Setup of run 1:
Design kmer_hash_top, start of the top module:
module kmer_hash_top(
    input  logic        clk_out,
    input  logic        reset,         
    input  logic        in_valid,
    input  logic [7:0]  in_char,
    output logic        in_ready,
    output logic        out_valid,
    output logic [63:0] out_hash,
    output logic [5:0]  out_ldz,
    output logic [31:0] out_sum
);
    logic [247:0] data;
    logic [4:0]   count;
    logic         busy;
    logic         start;
    logic [61:0]  coded_kmer;  logic coded_ready;
    logic [61:0]  k_canon;     logic canon_ready;
    logic [63:0]  hash_result; logic hash_ready;
    logic [5:0]   ldz;         logic ldz_ready;
    logic [31:0]  sum_ldz;
    assign in_ready = ~busy;
    always_ff @(posedge clk_out) begin
        if(reset==0) begin
            data<=0;
            count<=0;
            busy<=0;
            start<=0;
        end
        else begin
            start<=0;
            if(in_valid && !busy) begin
                if(in_char==8'b0) begin
                    data<=0;
                    count<=0;
                end
                else begin
                    data[247:8]<=data[239:0];
                    data[7:0]<=in_char;
                    if(count>=30) begin
                        count<=31;
                        start<=1;
  ...
For scale: ~1300 flip-flops.
export LEC_CHECK = 0
export CAP_MARGIN = 40
export CORE_MARGIN = 2
export CORE_UTILIZATION = 72
export CTS_CLUSTER_DIAMETER = 29
export MAX_ROUTING_LAYER = met4
export PLACE_DENSITY_LB_ADDON = 0.22
export SETUP_SLACK_MARGIN = 1.66
export SLEW_MARGIN = 20
create_clock -name core_clock -period 6.23 [get_ports {clk_out}]
run.sh (not shown) runs the stock make flow with config.mk's settings and CLKGATE_MAP_FILE=.
Run 1 had finished all stages when the layout checks came back failing, citing max-capacitance violations, max-slew violations, negative setup slack.
For run 2, these inputs were changed with respect to run 1:
==> flow/config.mk <==
export PLATFORM = sky130hd
export DESIGN_NAME = kmer_hash_top
export DESIGN_NICKNAME = kmer_hash_top
export VERILOG_FILES = /design/flow/design.v
export SDC_FILE = /design/flow/constraint.sdc
export NUM_CORES = 4
export LEC_CHECK = 0
export CAP_MARGIN = 20
export CORE_MARGIN = 2
export CORE_UTILIZATION = 72
export CTS_CLUSTER_SIZE = 52
export PLACE_DENSITY = 0.78
export SLEW_MARGIN = 20
==> flow/constraint.sdc <==
create_clock -name core_clock -period 6.12 [get_ports {clk_out}]
set_input_delay 1.2240 -clock core_clock [delete_from_list [all_inputs] [get_ports {clk_out}]]
set_output_delay 1.2240 -clock core_clock [all_outputs]
set_load 0.01 [all_outputs]
==> comparison <==
Although it ran to completion, run 2 produced a layout that fails the final checks because of negative setup slack. Delta (run 2 minus run 1): worst hold slack has increased; sum of met2 wire segment lengths after detailed routing fell 27000 um; critical path depth fell by about 8%; fill cell instance count of the final layout picked up an extra 2317; wire length now smaller. Of run 1 and run 2, the higher count of TritonRoute iterations in the first routing pass belongs to run 1. Part of the total power dissipated in the clock network came out lower on run 2 than on run 1. Power dissipated by switching net loads in run 2 is about 28% below run 1.
### run 2 -> run 3
diff --git a/flow/config.mk b/flow/config.mk
--- a/flow/config.mk
+++ b/flow/config.mk
@@ -8,6 +8,4 @@
 export CAP_MARGIN = 20
 export CORE_MARGIN = 2
-export CORE_UTILIZATION = 72
-export CTS_CLUSTER_SIZE = 52
-export PLACE_DENSITY = 0.78
+export CORE_UTILIZATION = 20
 export SLEW_MARGIN = 20
==> flow/constraint.sdc <==
create_clock -name core_clock -period 7.24 [get_ports {clk_out}]
set_input_delay 1.4480 -clock core_clock [delete_from_list [all_inputs] [get_ports {clk_out}]]
set_output_delay 1.4480 -clock core_clock [all_outputs]
set_load 0.01 [all_outputs]
Notes after the runs:
- Having completed the whole flow, run 3 delivered a layout that passed the timing, design-rule and antenna checks.
- The layout from run 2, despite a flow that completed every stage, fails the layout checks, with the failing checks listed as negative setup slack.
- The lower path length in cells of the critical path came out of run 2.
- Compared with run 2, the router placed fewer vias in run 3.
- On run 3: overall track demand over capacity in global routing is 29 points lower than what run 2 gave.
- In terms of post-synthesis sequential area ratio, run 3 and run 2 differ only marginally.
- Cmp run 3 vs run 2: largest net degree at the start of global routing higher in run 3
- Run 3 -> run 2: cell total in the yosys stat output delta 0, exact match
Inputs modified between run 3 and run 4:
diff --git a/flow/config.mk b/flow/config.mk
--- a/flow/config.mk
+++ b/flow/config.mk
@@ -8,4 +8,5 @@
 export CAP_MARGIN = 20
 export CORE_MARGIN = 2
-export CORE_UTILIZATION = 20
+export CORE_UTILIZATION = 40
+export SETUP_SLACK_MARGIN = 0.36
 export SLEW_MARGIN = 20
## What came out
Looking at transition time at the pin with the least slew margin across run 4 and run 3, the one that comes out higher is run 4.
Taking run 3 as the reference, in run 4 count of clock-buffer cells in the layout picked up an extra 14; area growth from synthesis to final layout lost 3.7 points; number of search-and-repair iterations in the first detailed-routing pass picked up an extra 1; remaining max-slew budget at the tightest pin lost 5.2 points; global-route track usage on met1 picked up an extra 13 points.
Comparing run 4 and run 3, highest clock frequency the design can meet is higher on run 4.
When run 4 is set beside run 3, its worst hold slack turns out to be 36 ps larger.
Run 3 -> run 4: overall chip area decreased by more than a quarter
Worst slack at placement improves in run 4 relative to run 3.
diff inputs: run 4 => run 5
diff --git a/flow/config.mk b/flow/config.mk
--- a/flow/config.mk
+++ b/flow/config.mk
@@ -6,7 +6,10 @@
 export NUM_CORES = 4
 export LEC_CHECK = 0
+export ABC_AREA = 1
 export CAP_MARGIN = 20
+export CORE_ASPECT_RATIO = 0.5
 export CORE_MARGIN = 2
-export CORE_UTILIZATION = 40
-export SETUP_SLACK_MARGIN = 0.36
+export CORE_UTILIZATION = 71
+export CTS_CLUSTER_SIZE = 34
+export MAX_ROUTING_LAYER = met4
 export SLEW_MARGIN = 20
==> flow/constraint.sdc <==
create_clock -name core_clock -period 3.78 [get_ports {clk_out}]
set_input_delay 0.7560 -clock core_clock [delete_from_list [all_inputs] [get_ports {clk_out}]]
set_output_delay 0.7560 -clock core_clock [all_outputs]
set_load 0.01 [all_outputs]
Findings:
Run 5: ODB-0269 in global routing (5_1_grt) -> run aborted. Run 4 → run 5: total cells reported by yosys after synthesis has increased, total number of H-tree levels has decreased, area share of xor/xnor cells in the synthesized design has increased, number of buffers inserted during clock tree synthesis has decreased. Taking run 4 as the reference point, the die area of run 5 falls by about 44%. In run 5 relative to run 4, cell area after placement had gone up by a little under 10%. And-or/or-and share of the synthesized area | run 5 below run 4. Mean area per synthesized cell: higher on run 4.
[inputs] run 6 vs run 5
==> flow/config.mk <==
export PLATFORM = sky130hd
export DESIGN_NAME = kmer_hash_top
export DESIGN_NICKNAME = kmer_hash_top
export VERILOG_FILES = /design/flow/design.v
export SDC_FILE = /design/flow/constraint.sdc
export NUM_CORES = 4
export LEC_CHECK = 0
export CAP_MARGIN = 20
export CORE_MARGIN = 2
export CORE_UTILIZATION = 40
export SLEW_MARGIN = 20
==> flow/constraint.sdc <==
create_clock -name core_clock -period 7.5 [get_ports {clk_out}]
set_input_delay 1.5000 -clock core_clock [delete_from_list [all_inputs] [get_ports {clk_out}]]
set_output_delay 1.5000 -clock core_clock [all_outputs]
set_load 0.01 [all_outputs]
Findings:
The run showing the greater sequential cell area fraction in the yosys report is run 5. Run 6 ends up with lower post-CTS setup buffer count than run 5 does. Relative to run 5, the summed instance area of the synthesized netlist of run 6 is higher by 1300 um^2. Higher post-detailed-placement cell area among run 6 and run 5: run 5. Compared with run 5, run 6 shows synthesized-area fraction occupied by and/or/nand/nor cells higher by 0.27 points. Diff run 5 -> run 6: count of hold-fix buffers inserted at cts was more or less identical; area of the synthesized netlist per yosys stat saw an increase. Portion of netlist area occupied by mux cells, run 6 and run 5: smaller value in run 5. Run 6: no failed stages, no open violations at the end.
Power figures rest on the tool's default switching activity, not on a simulated workload.
